Setup of red:
Design UART_Top_Module, start of the top module:
module UART_Top_Module(
input clk,                      
input rst,                      
input [7:0] data_in,            
input wr_en,rd_en,              
input [2:0] address,            
output  [7:0]data_o,            
output  serial_data_out,        
output  n_RTS,                  
output  tx_done,                
input   n_CTS                 
);
wire b1;
wire [7:0]b2;
wire b3;
wire [7:0]ar0;
wire [7:0]ar1;
wire [7:0]ar3;
wire [7:0]ar4;
wire e1, e2;
wire [8:0]e3;
wire [1:0]e4;
wire [3:0]e5;
wire e6;
wire c1, c3;
wire [7:0]c2;
wire  d1, d2;
assign tx_done = e6;
 UART_User_interface UI1 ( .clk(clk), .rst(rst),
  .wr_en(wr_en), .rd_en(rd_en), .data_in(data_in)
  , .addr(address), .fifo_full(b1),
  .data_fifo(b2), .fifo_wr_en(b3), .AXI_data_out(data_o),
  .reg_array0(ar0), .reg_array1(ar1), .reg_array3(ar3)
  , .reg_array4(ar4)
  );
  fifo F1( .clk(clk), .rst(rst),
  .we(b3), .data_in(b2), .re(c1),
  .full(b1), .data_o(c2), .empty(c3));
  c_div CD1( .rst(rst),
  .clk_cpu(clk), .tx(ar0), .rate(ar1), .control(ar3[7]),
  .baud_clock(d1), .baud_tick(d2));
  Process pr(
  .clk(clk), 
  .reset(rst),
  .data_in(c2), 
  .fifo_empty(c3), 
  .tx_ready(e1),
  .LCR0(ar3[0]), 
  .LCR1(ar3[1]),
  .LCR2(ar3[2]),
  .LCR3(ar3[3]),
  .LCR4(ar3[4]),
  .LCR5(ar3[5]),
  .fifo_read(c1), 
  .data_out_active(e2),
  .data_out(e3), 
  .num_stop_bit(e4),
  .data_length(e5));
  transmitter TX(  .reset(rst),
  .data_valid(e2), .data_in(e3), .num_stop_bit(e4), .data_length(e5), .MCR1(ar4[1]), .clk(clk), .baud_tick(d2),
  .serial_data_out(serial_data_out), .n_RTS(n_RTS), .tx_done(e6),.tx_ready(e1),.n_CTS(n_CTS));
 endmodule
==> flow/config.mk <==
export PLATFORM = sky130hd
export DESIGN_NAME = UART_Top_Module
export DESIGN_NICKNAME = UART_Top_Module
export VERILOG_FILES = /design/flow/design.v
export SDC_FILE = /design/flow/constraint.sdc
export NUM_CORES = 4
export LEC_CHECK = 0
export ABC_AREA = 0
export CAP_MARGIN = 20
export CORE_MARGIN = 2
export CORE_UTILIZATION = 72
export CTS_CLUSTER_DIAMETER = 363
export HOLD_SLACK_MARGIN = 0.3
export SETUP_SLACK_MARGIN = -0.13
export SLEW_MARGIN = 20
==> flow/constraint.sdc <==
create_clock -name core_clock -period 2.02 [get_ports {clk}]
set_input_delay 0.4040 -clock core_clock [delete_from_list [all_inputs] [get_ports {clk}]]
set_output_delay 0.4040 -clock core_clock [all_outputs]
set_load 0.01 [all_outputs]
run.sh (not shown) runs the stock make flow with config.mk's settings and CLKGATE_MAP_FILE=.
Although red finished all stages, its layout failed final checks on setup timing.
What blue does differently from red at the input level:
- a change of CAP_MARGIN from 20 to 35
- a deleted HOLD_SLACK_MARGIN that had been 0.3
- a deleted SETUP_SLACK_MARGIN that had been -0.13
- a deleted ABC_AREA that had been 0
- a change of CTS_CLUSTER_DIAMETER from 363 to 42
- a change of the clock period (ns, I/O delays scaled along) from 2.02 to 2.87
--- outcome ---
blue finished every stage and its layout cleared the timing, DRC and antenna checks.
Compared with red, blue shows a required time at the worst-slack endpoint that is 0.81 ns higher.
Note that the power density of the placed cells recorded for blue amounts to 0.73 times the value seen in red.
Per the comparison of blue with red, setup slack after layout climbed 0.51 ns, ratio of final minimum period to clock period -22 points.
For green, these inputs were changed with respect to blue:
- CORE_UTILIZATION: 72 -> 38
- CTS_CLUSTER_DIAMETER: 42 -> unset
- CAP_MARGIN: 35 -> 20
- the clock period (ns, I/O delays scaled along): 2.87 -> 3.57
==> results <==
green ended up with a higher routed wire length than blue did. In the metrics for blue and green, the one carrying the lower non-clock buffer count is green. Going from blue to green, the worst setup slack was found to have gone up by 0.56 ns. Sequential share of power came out lower on green than on blue. green ended up with a lower ratio of final minimum period to clock period than blue did. Delta (green minus blue): via count of the routed design shrank by 539, utilization after layout fell 38 points. Relative to blue, the data required time of the critical path of green is higher by 0.65 ns. Taking green as 1.0, blue lands at 1.2 on total power. green vs blue: reported sequential group power down in green. Wire length on met2 was lower in blue than in green.
For orange, these inputs were changed with respect to green:
- ABC_AREA newly set to 1
- CORE_UTILIZATION changed from 38 to 72
- the clock period (ns, I/O delays scaled along) changed from 3.57 to 3.18
==> comparison <==
- orange ended with every stage complete and zero timing, DRC or antenna violations.
- Number of buffers added to fix hold violations after cts came out exactly the same in green and orange.
- Re buffering overhead: green was higher than orange.
- Re sum of met3 wire segment lengths after detailed routing: green and orange aren't equal, and the lower value belongs to green.

* * *

v23:
UART_Top_Module again, from the RTL that the note above started with.
export LEC_CHECK = 0
export CAP_MARGIN = 40
export CORE_MARGIN = 2
export CORE_UTILIZATION = 72
export CTS_CLUSTER_DIAMETER = 380
export CTS_CLUSTER_SIZE = 17
export HOLD_SLACK_MARGIN = 0.29
export PLACE_DENSITY_LB_ADDON = 0.29
export SLEW_MARGIN = 20
create_clock -name core_clock -period 2.2 [get_ports {clk}]
Complete run, failing final checks: v23, reason setup timing.
Edits applied to the flow inputs when going from v23 to v57:
Settings: a change of CORE_UTILIZATION from 72 to 40; a change of CAP_MARGIN from 40 to 20; a deleted PLACE_DENSITY_LB_ADDON that had been 0.29; a deleted CTS_CLUSTER_SIZE that had been 17; a deleted CTS_CLUSTER_DIAMETER that had been 380; a deleted HOLD_SLACK_MARGIN that had been 0.29; a change of the clock period (ns, I/O delays scaled along) from 2.2 to 5.0.
### Flow results
v57: done, clean on timing, DRC and antenna. Net switching component of the power ends up lower on v57. The via count in v57 is 0.890 times that in v23. On met3 track utilization from global routing, the lower figure sits with v57, not v23. Post-detailed-placement half-perimeter wirelength of v57 is on par with v23.
Input-level comparison between v25 and v57:
Settings: CTS_CLUSTER_DIAMETER newly set to 379; CORE_UTILIZATION changed from 40 to 72; SETUP_SLACK_MARGIN newly set to 0.35; the clock period (ns, I/O delays scaled along) changed from 5.0 to 2.87.
Findings:
Compared to v57, v25 leaves less free space in the core. v25 against v57; logic area is up by a few percent. Diff v57 -> v25 | final weighted congestion in routability-driven placement | increase of 4.5%. v25 ended up with a higher power share of the combinational group than v57 did. Die: v25 smaller than v57. Compared v25 against v57; number of I/O port buffers within noise.
Power is estimated from default activity; no workload was simulated.
